==> inputs of v16 <==
==> flow/design.v <==
    `timescale 1ns / 1ps
    module chip8_cpu (
        input wire clk,
        input wire reset,
        input wire [7:0] mem_data_in,
        input wire [15:0] key_pressed,
        output reg mem_read,
        output reg [11:0] mem_addr_out,
        output reg [7:0] mem_data_out,
        output reg mem_write
    );
        reg [11:0]    pc;
        reg [11:0]    I;
        reg [7:0]     V[0:15];
        reg [15:0]    opcode;
        reg [3:0]     state;
        reg [3:0]     pc_data;
        reg [11:0]    stack[0:15];
        reg [7:0]     opcode_fh;
        reg [7:0]     opcode_sh;
        reg [7:0]     delay_timer,sound_timer; 
        reg [20:0]    one_hz;
        reg [3:0]     i;
        reg [15:0]    lfsr;       
        reg [1:0]     bcd_step;   
        wire [7:0]    vx = V[opcode[11:8]];
        wire [7:0]    vy = V[opcode[7:4]];
        wire [8:0]    add_xy = {1'b0, vx} + {1'b0, vy};
        wire [7:0]    bcd_h = vx / 8'd100;
        wire [7:0]    bcd_t = (vx / 8'd10) % 8'd10;
        wire [7:0]    bcd_o = vx % 8'd10;
        reg  [3:0]    key_idx;
        integer       k;
        always @(*) begin
            key_idx = 4'd0;
            for (k = 15; k >= 0; k = k - 1)
                if (key_pressed[k]) key_idx = k[3:0];
        end
        localparam FETCH1 = 0;
        localparam FETCH1_WAIT = 1;
        localparam FETCH2 = 2;
        localparam FETCH2_WAIT = 3;
        localparam LASTFETCH = 4;
        localparam EXECUTE = 5;
        localparam LASTFETCH_WAIT = 6;
        localparam STORE = 7;
        localparam RETRIEVE = 8;
        localparam RETRIEVE_WAIT = 9;
        localparam RETRIEVE_WAIT2 = 10;
        localparam BCD = 11;
        localparam KEYWAIT = 12;
        always @(posedge clk or posedge reset) begin
            if(reset) begin
                pc <= 12'h200;
                state <= FETCH1;
                opcode <= 0;
                I <= 12'd0;
                opcode_fh <= 0;
                opcode_sh <= 0;
                mem_read <= 0;
                mem_write <= 0;
                delay_timer <= 0;
                pc_data <= 0;
                one_hz <= 0;
                sound_timer <= 0;
                lfsr <= 16'hACE1;
                bcd_step <= 0;
            end else begin
                if (one_hz == 833333) begin  
                    one_hz <= 0;
                    if (delay_timer > 0)
                        delay_timer <= delay_timer - 1;
                    if (sound_timer > 0)
                        sound_timer <= sound_timer - 1;
                end else begin
                    one_hz <= one_hz + 1;
                end
                mem_read <= 0;
                mem_write <= 0;
            case(state)
                FETCH1: begin
                    mem_addr_out <= pc;
                    mem_read <= 1;
                    state <= FETCH1_WAIT;
                end
                FETCH1_WAIT: begin
                    state <= FETCH2;
                end
                FETCH2: begin
                    opcode_fh <= mem_data_in;
                    mem_addr_out <= pc + 1;
                    mem_read <= 1;
                    state <= FETCH2_WAIT;
                end
                FETCH2_WAIT: begin
                    state <= LASTFETCH;
                end
                LASTFETCH: begin
                    opcode_sh <= mem_data_in;
                    state <= LASTFETCH_WAIT;
                end 
                LASTFETCH_WAIT: begin
                    opcode <= {opcode_fh, opcode_sh};
                    state <= EXECUTE;
                end
                EXECUTE: begin
                    pc <= pc + 2;
                    state <= FETCH1;
                    case(opcode[15:12])                     
                        4'h6: begin
                            V[opcode[11:8]] <= opcode[7:0];
                        end
                        4'h7: begin
                            V[opcode[11:8]] <= V[opcode[11:8]] + opcode[7:0];
                        end
                        4'h1: begin
                            pc <= opcode[11:0];
                        end 
                        4'h2: begin
                            stack[pc_data] <= pc + 2;
                            pc <= opcode[11:0];
                            pc_data <= pc_data + 1;
                        end
                        4'h9: begin
                            if (vx != vy)
                                pc <= pc + 4;
                        end
                        4'h5: begin
                            if (vx == vy)
                                pc <= pc + 4;
                        end
                        4'h3: begin
                            if (vx == opcode[7:0])
                                pc <= pc + 4;
                        end
                        4'h4: begin
                            if (vx != opcode[7:0])
                                pc <= pc + 4;
                        end
                        4'h8: begin
                            case(opcode[3:0])
                                4'h0: V[opcode[11:8]] <= vy;
                                4'h1: V[opcode[11:8]] <= vx | vy;
                                4'h2: V[opcode[11:8]] <= vx & vy;
                                4'h3: V[opcode[11:8]] <= vx ^ vy;
                                4'h4: begin
                                    V[opcode[11:8]] <= add_xy[7:0];
                                    V[15] <= {7'd0, add_xy[8]};
                                end
                                4'h5: begin
                                    V[opcode[11:8]] <= vx - vy;
                                    V[15] <= {7'd0, vx >= vy};
                                end
                                4'h6: begin
                                    V[opcode[11:8]] <= vx >> 1;
                                    V[15] <= {7'd0, vx[0]};
                                end 
                                4'h7: begin
                                    V[opcode[11:8]] <= vy - vx;
                                    V[15] <= {7'd0, vy >= vx};
                                end
                                4'hE: begin
                                    V[opcode[11:8]] <= vx << 1;
                                    V[15] <= {7'd0, vx[7]};
                                end
                                default: ;
                            endcase
                        end
                        4'hA: begin 
                            I <= opcode[11:0];
                        end
                        4'hB: begin
                            pc <= opcode[11:0] + {4'd0, V[0]};
                        end
                        4'hC: begin
                            V[opcode[11:8]] <= opcode[7:0] & lfsr[7:0];
                            lfsr <= {lfsr[14:0], lfsr[15] ^ lfsr[13] ^ lfsr[12] ^ lfsr[10]};
                        end
                        4'hE: begin
                            case(opcode[7:0])
                                8'h9E: begin
                                    if (key_pressed[vx[3:0]])
                                        pc <= pc + 4;
                                end
                                8'hA1: begin
                                    if (key_pressed[vx[3:0]] != 1)
                                        pc <= pc + 4;
                                end
                                default: ;
                            endcase        
                        end    
                        4'hF: begin
                            case(opcode[7:0])
                                8'h07: begin
                                    V[opcode[11:8]] <= delay_timer;
                                end
                                8'h0A: begin
                                    pc <= pc;
                                    state <= KEYWAIT;
                                end
                                8'h15: begin
                                    delay_timer <= V[opcode[11:8]];
                                end
                                8'h18: begin
                                    sound_timer <= V[opcode[11:8]];
                                end
                                8'h1E: begin
                                    I <= I + V[opcode[11:8]];
                                end
                                8'h29: begin
                                    I <= {8'd0, vx[3:0]} * 12'd5;
                                end
                                8'h33: begin
                                    pc <= pc;
                                    bcd_step <= 0;
                                    state <= BCD;
                                end
                                8'h55: begin
                                    pc <= pc;
                                    i <= 0;
                                    state <= STORE;
                                end
                                8'h65: begin
                                    pc <= pc;
                                    i <= 0;
                                    state <= RETRIEVE;
                                end 
                                default: ;
                            endcase
                        end
                        4'hD: begin    
                        end
                        4'h0: begin
                            if (opcode[11:0] == 12'h0EE) begin
                                pc <= stack[pc_data - 1];
                                pc_data <= pc_data - 1;
                            end
                        end
                        default: ;
                    endcase 
                end
                STORE: begin 
                    mem_addr_out <= I + i;
                    mem_data_out <= V[i];
                    mem_write <= 1;
                    if (i == opcode[11:8]) begin
                        pc <= pc + 2;
                        state <= FETCH1;
                    end else begin
                        i <= i+1;
                        state <= STORE;
                    end
                end
                RETRIEVE: begin
                    mem_addr_out <= I + i;
                    mem_read <= 1;
                    state <= RETRIEVE_WAIT;
                end
                RETRIEVE_WAIT: begin
                    state <= RETRIEVE_WAIT2;
                end
                RETRIEVE_WAIT2: begin
                  V[i] <= mem_data_in;
                  if (i == opcode[11:8]) begin
                      pc <= pc + 2;
                      state <= FETCH1;
                  end else begin
                      i <= i + 1;
                      state <= RETRIEVE;
                  end
                end
                BCD: begin
                    mem_addr_out <= I + bcd_step;
                    mem_data_out <= (bcd_step == 0) ? bcd_h : (bcd_step == 1) ? bcd_t : bcd_o;
                    mem_write <= 1;
                    if (bcd_step == 2) begin
                        pc <= pc + 2;
                        state <= FETCH1;
                    end else begin
                        bcd_step <= bcd_step + 1;
                    end
                end
                KEYWAIT: begin
                    if (key_pressed != 16'd0) begin
                        V[opcode[11:8]] <= {4'd0, key_idx};
                        pc <= pc + 2;
                        state <= FETCH1;
                    end
                end
                default: state <= FETCH1;
            endcase
          end
        end
    endmodule
==> flow/run.sh <==
#!/bin/bash
# the make line also repeats each setting of config.mk as NAME=value (left out here)
make -C /OpenROAD-flow-scripts/flow DESIGN_CONFIG=/design/flow/config.mk WORK_HOME=/design/flow/orfs CLKGATE_MAP_FILE= finish
==> flow/config.mk <==
export PLATFORM = sky130hd
export DESIGN_NAME = chip8_cpu
export DESIGN_NICKNAME = chip8_cpu
export VERILOG_FILES = /design/flow/design.v
export SDC_FILE = /design/flow/constraint.sdc
export NUM_CORES = 4
export LEC_CHECK = 0
export CAP_MARGIN = 20
export CORE_MARGIN = 2
export CORE_UTILIZATION = 65
export SLEW_MARGIN = 20
==> flow/constraint.sdc <==
create_clock -name core_clock -period 6.49 [get_ports {clk}]
set_input_delay 1.2980 -clock core_clock [delete_from_list [all_inputs] [get_ports {clk}]]
set_output_delay 1.2980 -clock core_clock [all_outputs]
set_load 0.01 [all_outputs]
==> v12: changes against v16 <==
Settings changed: ABC_AREA set to 1, CORE_UTILIZATION 65 to 72, CTS_CLUSTER_DIAMETER set to 396, CTS_CLUSTER_SIZE set to 100, PLACE_DENSITY set to 0.36, SETUP_SLACK_MARGIN set to 1.9, TNS_END_PERCENT set to 10.
==> flow/constraint.sdc (replaced) <==
create_clock -name core_clock -period 6.55 [get_ports {clk}]
set_input_delay 1.3100 -clock core_clock [delete_from_list [all_inputs] [get_ports {clk}]]
set_output_delay 1.3100 -clock core_clock [all_outputs]
set_load 0.01 [all_outputs]
==> results <==
Die size: v12 is smaller than v16 (about 12%).
In v16 the area after synthesis is higher than in v12, by 2.8%.
v12 did not get past 5_1_grt. v16 ran to the end with violations: negative setup slack.
Against v16, the synthesized cell count of v12 is larger by about 15%.
